Setup of the reference run:
==> flow/design.v (excerpt) <==
module smul_q31 (
    input  logic        clk,
    input  logic        reset,
    input  logic        go,
    input  logic [31:0] left,
    input  logic [31:0] right,
    output logic [31:0] out,
    output logic        done
);
For scale: roughly 98 flip-flops, about 100 I/O pins.
make LEC_CHECK=0 ABC_AREA=1 CAP_MARGIN=20 CORE_ASPECT_RATIO=0.5 CORE_MARGIN=6 CORE_UTILIZATION=59 CTS_CLUSTER_DIAMETER=204 CTS_CLUSTER_SIZE=66 MAX_ROUTING_LAYER=met4 PLACE_DENSITY_LB_ADDON=0.16 SLEW_MARGIN=20 finish   # period 10.2 ns
run.sh (not shown) runs the stock make flow with config.mk's settings and CLKGATE_MAP_FILE=.
Having completed the whole flow, the reference run delivered a layout that passed the timing, design-rule and antenna checks.
What the trial run does differently from the reference run at the input level:
Settings: swapping 59 for 64 in CORE_UTILIZATION; clearing CORE_ASPECT_RATIO, which used to be 0.5; clearing PLACE_DENSITY_LB_ADDON, which used to be 0.16; swapping 6 for 2 in CORE_MARGIN; clearing CTS_CLUSTER_DIAMETER, which used to be 204; clearing MAX_ROUTING_LAYER, which used to be met4; clearing CTS_CLUSTER_SIZE, which used to be 66; clearing ABC_AREA, which used to be 1; swapping 10.2 for 12.4 in the clock period (ns, I/O delays scaled along).
### Flow results
- [the trial run] largest net degree at the start of global routing rose about 4.6% relative to the reference run
- Compare the reference run and the trial run | inverter count of the layout excluding clock inverters lower: the trial run
- Comparing the reference run and the trial run, sequential share of cell area is higher on the trial run.
- [diff] minimum period implied by the final worst setup slack, the trial run relative to the reference run: regression
- On the trial run: post-layout period usage of the worst path is 12 points lower than what the reference run gave.
- After detailed routing, the reference run needs more wire than the trial run.
- Changes observed in the trial run relative to the reference run: register cell area after layout lost about 0.6%; final net count lost 19%; final setup slack of the worst path picked up an extra 1880 ps; final cell count lost 23%.


v3:
Starting RTL as in the previous note.
Settings: LEC_CHECK=0, CAP_MARGIN=25, CELL_PAD_IN_SITES_GLOBAL_PLACEMENT=0, CORE_MARGIN=9, CORE_UTILIZATION=45, CTS_CLUSTER_SIZE=89, GPL_ROUTABILITY_DRIVEN=0, PLACE_DENSITY_LB_ADDON=0.05, SETUP_SLACK_MARGIN=2.5, SLEW_MARGIN=40; clock period 8.0 ns.
The flow did not stop early for v3: all stages ran, and the layout cleared the timing, design-rule and antenna checks.
Inputs modified between v3 and v18:
Settings: swapping 25 for 20 in CAP_MARGIN; swapping 9 for 2 in CORE_MARGIN; swapping 40 for 20 in SLEW_MARGIN; clearing CELL_PAD_IN_SITES_GLOBAL_PLACEMENT, which used to be 0; clearing PLACE_DENSITY_LB_ADDON, which used to be 0.05; clearing CTS_CLUSTER_SIZE, which used to be 89; swapping 45 for 11 in CORE_UTILIZATION; clearing GPL_ROUTABILITY_DRIVEN, which used to be 0; swapping 8.0 for 12.4 in the clock period (ns, I/O delays scaled along).
Notes after the runs:
The higher met3 wire length came out of v18.
The die outline height in v18 was higher than what v3 gave.
v18 against v3: post-detailed-placement cell area has increased, net switching power has decreased, sequential standard cell area has decreased, detailed-route vias per instance has decreased.
The final reports for v18 and v3 show routed length on met1 lower in the former.
met2 global-route usage for v18: 34 points down relative to v3
Area: v18 vs v3 -> v18 larger
## Diff of input files: v25 against v18
Settings: setting PLACE_DENSITY to 0.38 for the first time; removing SETUP_SLACK_MARGIN (formerly 2.5); setting CTS_CLUSTER_DIAMETER to 364 for the first time; changing CORE_UTILIZATION from 11 to 71.
Number of non-filler instances in the completed layout, v25 vs v18: down by more than a quarter. v25 reports its top routing layer in use as met4 while v18 reports met5. Delta (v25 minus v18): post-cts repair resize count saw little to no change; static leakage saw little to no change. v25 closes out successfully: all stages finished, all timing, DRC and antenna checks passed. v25 against v18: area of placed instances down about 11%, worst hold slack rose by 0.014 ns, clock latency of the later-clocked register in the worst-skew pair went down, cell depth of the worst setup path lost about 9%. Changes observed in v25 relative to v18: total routed wire length on the met1 layer fell by 7500 um; final total power rose by 0.45%. Any difference in required time at the worst-slack endpoint between v18 and v25 is small enough to ignore. v25 vs v18, number of inserted filler cells in the final layout went down by 36,000.


## ember
The RTL this note starts from:
==> flow/design.v <==
/*verilator lint_off MULTITOP*/
module num_rpad #(
    parameter int IN_WIDTH  = 32,
    parameter int OUT_WIDTH = 32
) (
    input  logic [ IN_WIDTH-1:0] in,
    output logic [OUT_WIDTH-1:0] out
);
  localparam int EXTEND = OUT_WIDTH - IN_WIDTH;
  assign out = {in, {EXTEND{1'b0}}};
endmodule
module num_sneg #(
    parameter int WIDTH = 32
) (
    input  logic signed [WIDTH-1:0] in,
    output logic signed [WIDTH-1:0] out
);
  assign out = -in;
endmodule
module num_sabs #(
    parameter int WIDTH = 32
) (
    input  logic signed [WIDTH-1:0] in,
    output logic signed [WIDTH-1:0] out
);
  assign out = in[WIDTH-1] ? -in : in;
endmodule
module num_min #(
    parameter int WIDTH = 32
) (
    input  logic [WIDTH-1:0] left,
    input  logic [WIDTH-1:0] right,
    output logic [WIDTH-1:0] out
);
  assign out = (left < right) ? left : right;
endmodule
module num_max #(
    parameter int WIDTH = 32
) (
    input  logic [WIDTH-1:0] left,
    input  logic [WIDTH-1:0] right,
    output logic [WIDTH-1:0] out
);
  assign out = (left > right) ? left : right;
endmodule
module num_smin #(
    parameter int WIDTH = 32
) (
    input  logic signed [WIDTH-1:0] left,
    input  logic signed [WIDTH-1:0] right,
    output logic signed [WIDTH-1:0] out
);
  assign out = (left < right) ? left : right;
endmodule
module num_smax #(
    parameter int WIDTH = 32
) (
    input  logic signed [WIDTH-1:0] left,
    input  logic signed [WIDTH-1:0] right,
    output logic signed [WIDTH-1:0] out
);
  assign out = (left > right) ? left : right;
endmodule
module num_ssignbit #(
    parameter int WIDTH = 32
) (
    input logic signed [WIDTH-1:0] in,
    output logic out
);
  assign out = in[WIDTH-1];
endmodule
module num_sadd #(
    parameter int LEFT_WIDTH = 32,
    parameter int LEFT_LSB = 0,
    parameter int RIGHT_WIDTH = 32,
    parameter int RIGHT_LSB = 0,
    parameter int OUT_WIDTH = 33
) (
    input  logic signed [ LEFT_WIDTH-1:0] left,
    input  logic signed [RIGHT_WIDTH-1:0] right,
    output logic signed [  OUT_WIDTH-1:0] out
);
  logic signed [  LEFT_LSB+LEFT_WIDTH-1:0] left_aligned;
  logic signed [RIGHT_LSB+RIGHT_WIDTH-1:0] right_aligned;
  assign left_aligned = {left, {LEFT_LSB{1'b0}}};
  assign right_aligned = {right, {RIGHT_LSB{1'b0}}};
  assign out = left_aligned + right_aligned;
endmodule
module num_smul #(
    parameter int LEFT_WIDTH = 32,
    parameter int RIGHT_WIDTH = 32,
    parameter int OUT_WIDTH = 64,
    parameter int OUT_LSB = 0
) (
    input  logic signed [ LEFT_WIDTH-1:0] left,
    input  logic signed [RIGHT_WIDTH-1:0] right,
    input  logic                          go,
    input  logic                          reset,
    input  logic                          clk,
    output logic signed [  OUT_WIDTH-1:0] out,
    output logic                          done
);
  logic [1:0] done_buffer;
  assign done = done_buffer[1];
  logic signed [       LEFT_WIDTH-1:0] left_tmp;
  logic signed [      RIGHT_WIDTH-1:0] right_tmp;
  logic signed [OUT_LSB+OUT_WIDTH-1:0] out_tmp;
  assign out = out_tmp[OUT_LSB+OUT_WIDTH-1:OUT_LSB];
  always_ff @(posedge clk) begin
    if (go) begin
      done_buffer[0] <= 1;
      done_buffer[1] <= done_buffer[0];
    end else begin
      done_buffer <= 0;
    end
  end
  always_ff @(posedge clk) begin
    if (!reset && go) begin
      left_tmp  <= left;
      right_tmp <= right;
    end else begin
      left_tmp  <= 0;
      right_tmp <= 0;
    end
  end
  always_ff @(posedge clk) begin
    if (reset) begin
      out_tmp <= 0;
    end else if (go) begin
      out_tmp <= left_tmp * right_tmp;
    end else begin
      out_tmp <= out_tmp;
    end
  end
endmodule
module smul_q31 (
    input  logic        clk,
    input  logic        reset,
    input  logic        go,
    input  logic [31:0] left,
    input  logic [31:0] right,
    output logic [31:0] out,
    output logic        done
);
  num_smul #(
      .LEFT_WIDTH (32),
      .RIGHT_WIDTH(32),
      .OUT_WIDTH  (32),
      .OUT_LSB    (31)
  ) mul (
      .left (left),
      .right(right),
      .go   (go),
      .reset(reset),
      .clk  (clk),
      .out  (out),
      .done (done)
  );
endmodule
export LEC_CHECK = 0
export ABC_AREA = 1
export CAP_MARGIN = 0
export CORE_MARGIN = 2
export CORE_UTILIZATION = 72
export CTS_CLUSTER_DIAMETER = 232
export CTS_CLUSTER_SIZE = 38
export SETUP_SLACK_MARGIN = 2.5
export SLEW_MARGIN = 20
create_clock -name core_clock -period 3.9 [get_ports {clk}]
ember did not finish: a tool error stopped it during 5_1_grt.
What garnet does differently from ember at the input level:
# ember
export LEC_CHECK = 0
export ABC_AREA = 1
export CAP_MARGIN = 0
export CORE_MARGIN = 2
export CORE_UTILIZATION = 72
export CTS_CLUSTER_DIAMETER = 232
export CTS_CLUSTER_SIZE = 38
export SETUP_SLACK_MARGIN = 2.5
export SLEW_MARGIN = 20
create_clock -name core_clock -period 3.9 [get_ports {clk}]
# garnet
export LEC_CHECK = 0
export CAP_MARGIN = 20
export CORE_MARGIN = 2
export CORE_UTILIZATION = 55
export SETUP_SLACK_MARGIN = 2.5
export SLEW_MARGIN = 20
create_clock -name core_clock -period 7.68 [get_ports {clk}]
## What came out
The higher number of placed instances with taps included came out of ember. garnet was carried through to the last stage, and its layout satisfied the timing, design-rule and antenna checks. garnet against ember: setup slack after placement grew by 3.01 ns, number of post-CTS setup repair buffers rose by 23, share of cell area taken by muxes after synthesis now sits higher. garnet vs ember — mean instance size in the synthesized netlist rose about 23%. Per the comparison of garnet with ember, share of the core filled by cells before placement went down by 17 points, compound-cell area share of the yosys netlist rose 1.4 points, number of top-level pins stayed essentially flat, die area grew by 0.013 sq mm. Area fraction in and, or, nand and nor cells: garnet < ember.
Input changes introduced in zinc (baseline for comparison: garnet):
# garnet
export LEC_CHECK = 0
export CAP_MARGIN = 20
export CORE_MARGIN = 2
export CORE_UTILIZATION = 55
export SETUP_SLACK_MARGIN = 2.5
export SLEW_MARGIN = 20
create_clock -name core_clock -period 7.68 [get_ports {clk}]
# zinc
export LEC_CHECK = 0
export CAP_MARGIN = 20
export CORE_MARGIN = 2
export CORE_UTILIZATION = 45
export SETUP_SLACK_MARGIN = 2.5
export SLEW_MARGIN = 20
create_clock -name core_clock -period 7.68 [get_ports {clk}]
==> comparison <==
For worst hold path cell count, zinc and garnet come out practically identical. Between zinc and garnet, the total power draw is higher for zinc. Cmp zinc and garnet / detailed placement HPWL / lower: zinc. Diff garnet -> zinc: final instance area rose 1.9%; hold slack now sits lower; reported sequential group power went up about 1%; critical path depth went up 2. garnet ended up with fewer cell instances than zinc did.
diff inputs: zinc => quartz
# zinc
export LEC_CHECK = 0
export CAP_MARGIN = 20
export CORE_MARGIN = 2
export CORE_UTILIZATION = 45
export SETUP_SLACK_MARGIN = 2.5
export SLEW_MARGIN = 20
create_clock -name core_clock -period 7.68 [get_ports {clk}]
# quartz
export LEC_CHECK = 0
export CAP_MARGIN = 20
export CORE_MARGIN = 2
export CORE_UTILIZATION = 69
export CTS_CLUSTER_SIZE = 95
export SETUP_SLACK_MARGIN = 2.5
export SLEW_MARGIN = 20
create_clock -name core_clock -period 10.9 [get_ports {clk}]
Findings:
quartz vs zinc: routed metal-1 wirelength down by more than 10%. Total met2 wirelength after detailed routing went down by more than 10% going from zinc to quartz. Number of tapcells in quartz is about 35% below zinc.
Input changes introduced in pepper (baseline for comparison: quartz):
# quartz
export LEC_CHECK = 0
export CAP_MARGIN = 20
export CORE_MARGIN = 2
export CORE_UTILIZATION = 69
export CTS_CLUSTER_SIZE = 95
export SETUP_SLACK_MARGIN = 2.5
export SLEW_MARGIN = 20
create_clock -name core_clock -period 10.9 [get_ports {clk}]
# pepper
export LEC_CHECK = 0
export CAP_MARGIN = 20
export CORE_MARGIN = 2
export CORE_UTILIZATION = 72
export CTS_CLUSTER_SIZE = 99
export SLEW_MARGIN = 20
create_clock -name core_clock -period 12.4 [get_ports {clk}]
Compared pepper against quartz; clock transition time at the flip-flop clock pins of the worst setup and hold paths within noise. Route | pepper vs quartz | wire shorter in pepper. [compare] base=quartz new=pepper: logic share of the area climbed 0.57 points, vias after detailed routing climbed 82, post-place instance area barely changed.
Here is what was changed in the inputs of fjord compared with pepper.
# pepper
export LEC_CHECK = 0
export CAP_MARGIN = 20
export CORE_MARGIN = 2
export CORE_UTILIZATION = 72
export CTS_CLUSTER_SIZE = 99
export SLEW_MARGIN = 20
create_clock -name core_clock -period 12.4 [get_ports {clk}]
# fjord
export LEC_CHECK = 0
export CAP_MARGIN = 20
export CORE_MARGIN = 2
export CORE_UTILIZATION = 72
export PLACE_DENSITY = 0.42
export SLEW_MARGIN = 20
create_clock -name core_clock -period 9.72 [get_ports {clk}]
==> comparison <==
fjord does worse than pepper on setup slack on the worst flop-to-flop path. Met2 global-route usage delta for fjord relative to pepper: 1.4 points lower. Diff pepper -> fjord: first-pass GRT wire length +600 microns, time the final worst path needs with I/O delays and setup +0.050 ns, total placed instance area +about 0.5%, storage element area ~0 delta, total power +about 30%. Higher post-layout period usage of the worst path was reported by fjord, not pepper. Diff pepper -> fjord: area of all placed cells without fillers increased by 0.60% relative to the old numbers; global-route met3 utilization +1.3 points.


build 75:
Starts from the design.v that is shown in full above.
make LEC_CHECK=0 CAP_MARGIN=40 CORE_ASPECT_RATIO=0.5 CORE_MARGIN=2 CORE_UTILIZATION=72 CTS_CLUSTER_DIAMETER=373 CTS_CLUSTER_SIZE=95 PLACE_DENSITY=0.4 SETUP_SLACK_MARGIN=0.74 SLEW_MARGIN=20 TNS_END_PERCENT=10 finish   # period 5.67 ns
Although build 75 finished all stages, its layout failed final checks on setup timing.
Relative to build 75, the following input files were edited for build 78:
-- flow/config.mk --
<<< build 75, line 8
export CAP_MARGIN = 40
export CORE_ASPECT_RATIO = 0.5
>>> build 78, line 8
export CAP_MARGIN = 20
<<< build 75, line 12
export CTS_CLUSTER_DIAMETER = 373
export CTS_CLUSTER_SIZE = 95
export PLACE_DENSITY = 0.4
export SETUP_SLACK_MARGIN = 0.74
>>> build 78, line 11
export PLACE_DENSITY = 0.42
==> flow/constraint.sdc <==
create_clock -name core_clock -period 12.4 [get_ports {clk}]
set_input_delay 2.4800 -clock core_clock [delete_from_list [all_inputs] [get_ports {clk}]]
set_output_delay 2.4800 -clock core_clock [all_outputs]
set_load 0.01 [all_outputs]
==> results <==
- Every stage of the flow completed for build 78, and the final layout passed the timing, design-rule and antenna checks.
- On initial core utilization: between build 78 and build 75, it ends up higher for build 75.
- Per the comparison of build 78 with build 75, utilization after layout saw a decrease; clock period minus worst slack went up by 1.30 ns; period utilization now smaller.
- Overall routed net length delta (build 78 − build 75): favourable
- Comparing number of core rows for build 78 and build 75, the bigger number came from build 78.
The inputs of build 14 differ from those of build 78 as listed below.
-- flow/config.mk --
<<< build 78, line 11
export PLACE_DENSITY = 0.42
>>> build 14, line 11
export CTS_CLUSTER_DIAMETER = 372
export CTS_CLUSTER_SIZE = 99
<<< build 78, line 13
export TNS_END_PERCENT = 10
>>> build 14, line 14
export TNS_END_PERCENT = 15
==> flow/constraint.sdc <==
create_clock -name core_clock -period 5.67 [get_ports {clk}]
set_input_delay 1.1340 -clock core_clock [delete_from_list [all_inputs] [get_ports {clk}]]
set_output_delay 1.1340 -clock core_clock [all_outputs]
set_load 0.01 [all_outputs]
--- outcome ---
Sequential share of layout area in build 14 vs build 78: down 0.41 points
[diff] power, build 14 relative to build 78: regression
Switching part of the total came out lower on build 14 than on build 78.
| build 14 | all stages done | FAIL | setup timing |
Going from build 78 to build 14, number of non-clock buffers climbed 409; slew at the pin with the worst max-slew slack dropped 0.14 ns.
No activity file was given, so power comes from the tool's default toggle rates.
